== exp/umber ==
## PWU
module PWU 
( 
   va_rdy_o, pa_o, pa_vld_o, pa_fault_o, pw_c_va_o, pw_c_vld_o,
   l1_va_o, l1_cancel_o, l1_va_vld_o, ch_va_o, ch_va_vld_o,
   clk_i, resetn_i, va_i, va_vld_i, pa_rdy_i, pw_c_pa_i, l1_pa_i,
   l1_pa_vld_i, ch_fault_i
   );
Size in the first run: roughly 1300 cells after synthesis, ~300 flip-flops, ~210 I/O pins, roughly 0.013 mm² of cells after synthesis.
clock: 2.08 ns
lec_check: 0
abc_area: 0
cap_margin: 5
core_margin: 2
core_utilization: 72
cts_cluster_diameter: 317
cts_cluster_size: 34
gpl_routability_driven: 0
hold_slack_margin: -0.09
setup_slack_margin: 0.61
slew_margin: 20
run.sh (not shown) runs the stock make flow with config.mk's settings and CLKGATE_MAP_FILE=.
exp/umber | ERROR | 4_1_cts
Modified inputs, exp/harbor compared to exp/umber
==> flow/config.mk <==
export PLATFORM = sky130hd
export DESIGN_NAME = PWU
export DESIGN_NICKNAME = PWU
export VERILOG_FILES = /design/flow/design.v
export SDC_FILE = /design/flow/constraint.sdc
export NUM_CORES = 4
export LEC_CHECK = 0
export CAP_MARGIN = 20
export CORE_MARGIN = 2
export CORE_UTILIZATION = 66
export SLEW_MARGIN = 20
==> flow/constraint.sdc <==
create_clock -name core_clock -period 2.88 [get_ports {clk_i}]
set_input_delay 0.5760 -clock core_clock [delete_from_list [all_inputs] [get_ports {clk_i}]]
set_output_delay 0.5760 -clock core_clock [all_outputs]
set_load 0.01 [all_outputs]
### Flow results
Per the final summary, exp/harbor finished and its layout is clean on timing, DRC and antenna. Summary of exp/harbor over exp/umber: total of flip-flops plus latches after synthesis stayed essentially flat; core area rose by about 11%; worst slack after detailed placement rose by 450 ps. Re number of standard cells after synthesis: no difference whatsoever between exp/umber and exp/harbor.
### exp/harbor -> exp/maple
--- a/flow/config.mk
+++ b/flow/config.mk
@@ -10 +10,4 @@
-export CORE_UTILIZATION = 66
+export CORE_UTILIZATION = 68
+export CTS_CLUSTER_DIAMETER = 188
+export CTS_CLUSTER_SIZE = 26
+export MAX_ROUTING_LAYER = met4
==> flow/constraint.sdc <==
create_clock -name core_clock -period 3.49 [get_ports {clk_i}]
set_input_delay 0.6980 -clock core_clock [delete_from_list [all_inputs] [get_ports {clk_i}]]
set_output_delay 0.6980 -clock core_clock [all_outputs]
set_load 0.01 [all_outputs]
## What came out
- Compared with exp/harbor, exp/maple shows a higher setup slack.
- Final weighted congestion in routability-driven placement in exp/maple is 0.70% below exp/harbor.
- The overall routed net length reported for exp/maple is smaller than that of exp/harbor by 5.1%.
- Both conditions hold for exp/maple: the flow ran to the end and the final layout passed the timing, design-rule and antenna checks.
- Looking at final hold slack, exp/maple sits below exp/harbor.
### exp/maple -> exp/fjord
--- a/flow/config.mk
+++ b/flow/config.mk
@@ -7,0 +8 @@
+export ABC_AREA = 1
@@ -10,4 +11,3 @@
-export CORE_UTILIZATION = 68
-export CTS_CLUSTER_DIAMETER = 188
-export CTS_CLUSTER_SIZE = 26
-export MAX_ROUTING_LAYER = met4
+export CORE_UTILIZATION = 40
+export GPL_TIMING_DRIVEN = 0
+export HOLD_SLACK_MARGIN = 0.24
==> flow/constraint.sdc <==
create_clock -name core_clock -period 4.0 [get_ports {clk_i}]
set_input_delay 0.8000 -clock core_clock [delete_from_list [all_inputs] [get_ports {clk_i}]]
set_output_delay 0.8000 -clock core_clock [all_outputs]
set_load 0.01 [all_outputs]
Notes after the runs:
STATUS run=exp/fjord STAGES=ALL_DONE FINAL_CHECKS=FAILED CAUSE=setup timing. Compared with exp/maple, in exp/fjord via count up 3927; slew at the pin with the worst max-slew slack down 26 ps; number of clock buffers in the layout up 37; worst setup slack after layout down 330 ps. Relative area of non-clock buffer cells in the final design is lower on exp/maple. The run showing the greater HPWL after detailed placement is exp/fjord. Between exp/fjord and exp/maple, the proportion of power drawn by combinational gates is lower for exp/maple.
diff inputs: exp/fjord => exp/quartz
--- a/flow/config.mk
+++ b/flow/config.mk
@@ -8 +7,0 @@
-export ABC_AREA = 1
@@ -11,3 +10 @@
-export CORE_UTILIZATION = 40
-export GPL_TIMING_DRIVEN = 0
-export HOLD_SLACK_MARGIN = 0.24
+export CORE_UTILIZATION = 58
==> flow/constraint.sdc <==
create_clock -name core_clock -period 1.95 [get_ports {clk_i}]
set_input_delay 0.3900 -clock core_clock [delete_from_list [all_inputs] [get_ports {clk_i}]]
set_output_delay 0.3900 -clock core_clock [all_outputs]
set_load 0.01 [all_outputs]
### Flow results
Layout checks on exp/quartz: not met. Flow itself completed; violations: setup timing. Actual slew at the worst max-slew pin, exp/quartz and exp/fjord: higher on exp/fjord. Per the comparison of exp/quartz with exp/fjord, worst slew margin relative to its limit increased by 31 points relative to the old numbers; static power due to leakage has decreased.
No activity file was given, so power comes from the tool's default toggle rates.
